Setup of exp/raven:
==> flow/design.v (excerpt) <==
module sur(
    input        CLK,
    input        rst,
    input        EN_sur,
    input        ECHO1,
    input        ECHO2,
    input        ECHO3,
    input        ECHO4,
    input        ECHO5,
    output       TRIG1,
    output       TRIG2,
    output       TRIG3,
    output       TRIG4,
    output       TRIG5,
    output       SG90,
    output [3:0] dig,
    output [6:0] seg,
    output [3:0] dis
);
Size: roughly 3400 cells after synthesis, ~29 I/O pins.
Settings: LEC_CHECK=0, CAP_MARGIN=35, CELL_PAD_IN_SITES_DETAIL_PLACEMENT=1, CELL_PAD_IN_SITES_GLOBAL_PLACEMENT=1, CORE_ASPECT_RATIO=1.2, CORE_MARGIN=3, CORE_UTILIZATION=31, CTS_CLUSTER_DIAMETER=279, GPL_ROUTABILITY_DRIVEN=0, HOLD_SLACK_MARGIN=0.14, MAX_ROUTING_LAYER=met5, SLEW_MARGIN=20, TNS_END_PERCENT=30; clock period 18.5 ns.
run.sh (not shown) runs the stock make flow with config.mk's settings and CLKGATE_MAP_FILE=.
exp/raven went all the way through synthesis, placement and routing and the layout is clean on timing, DRC and antenna.
Changes in exp/sierra relative to exp/raven:
- clearing CELL_PAD_IN_SITES_GLOBAL_PLACEMENT, which used to be 1
- clearing GPL_ROUTABILITY_DRIVEN, which used to be 0
- swapping 35 for 20 in CAP_MARGIN
- clearing TNS_END_PERCENT, which used to be 30
- clearing MAX_ROUTING_LAYER, which used to be met5
- swapping 3 for 2 in CORE_MARGIN
- clearing HOLD_SLACK_MARGIN, which used to be 0.14
- clearing CORE_ASPECT_RATIO, which used to be 1.2
- swapping 31 for 65 in CORE_UTILIZATION
- clearing CELL_PAD_IN_SITES_DETAIL_PLACEMENT, which used to be 1
- clearing CTS_CLUSTER_DIAMETER, which used to be 279
- putting SETUP_SLACK_MARGIN at 4.46 where nothing was set
- swapping 18.5 for 17.0 in the clock period (ns, I/O delays scaled along)
Results
Changes observed in exp/sierra relative to exp/raven: slew at the pin closest to its max-slew limit increased 0.20 ns, synthesis-to-finish area growth increased 6.8 points.
Fraction of the core area occupied by cells at floorplan: exp/sierra vs exp/raven up 35 points
Compared with exp/raven, exp/sierra shows a via count that is 2382 higher.
Sum of buffers and inverters on the critical path is higher on exp/sierra
Flip-flop count of exp/sierra is on par with exp/raven.
The following lists how exp/ember was set up differently from exp/sierra:
- putting CTS_CLUSTER_SIZE at 15 where nothing was set
- putting ABC_AREA at 1 where nothing was set
- clearing SETUP_SLACK_MARGIN, which used to be 4.46
- putting CTS_CLUSTER_DIAMETER at 231 where nothing was set
- swapping 65 for 72 in CORE_UTILIZATION
- putting PLACE_DENSITY_LB_ADDON at 0.19 where nothing was set
- swapping 17.0 for 14.8 in the clock period (ns, I/O delays scaled along)
Findings:
Wire: exp/ember routes less than exp/sierra. Data arrival at the endpoint of the critical path (higher): exp/sierra. Taking exp/sierra as the reference, in exp/ember least setup slack across all paths after layout went up by 0.88 ns; post-synthesis chip area from yosys down 4.7%.
Relative to exp/ember, the following input files were edited for exp/amber:
- ABC_AREA removed (was 1)
- PLACE_DENSITY_LB_ADDON removed (was 0.19)
- CORE_UTILIZATION changed from 72 to 40
- CTS_CLUSTER_SIZE removed (was 15)
- CTS_CLUSTER_DIAMETER removed (was 231)
- the clock period (ns, I/O delays scaled along) changed from 14.8 to 25.0
==> comparison <==
- Summary of exp/amber over exp/ember: worst endpoint data arrival time went up 8.09 ns; number of multi-input combinational cells in the layout went down 152; number of buffers inserted for hold repair after clock tree synthesis held.
The inputs of exp/juniper differ from those of exp/amber as listed below.
- CORE_UTILIZATION changed from 40 to 59
- the clock period (ns, I/O delays scaled along) changed from 25.0 to 17.0
Findings:
- exp/juniper: all stages complete, timing, DRC and antenna checks passed
- Relative to exp/amber, final clock period utilization by the worst path increased by 11 points in exp/juniper.
- Proportion of final cell area spent on non-clock buffers for exp/juniper: 8.1 points up relative to exp/amber
- Diff exp/amber -> exp/juniper: pin count of the biggest net entering global routing fell by 19; initial cell density of the core moved up; total die size fell about 30%; number of fillers in the final layout moved down.
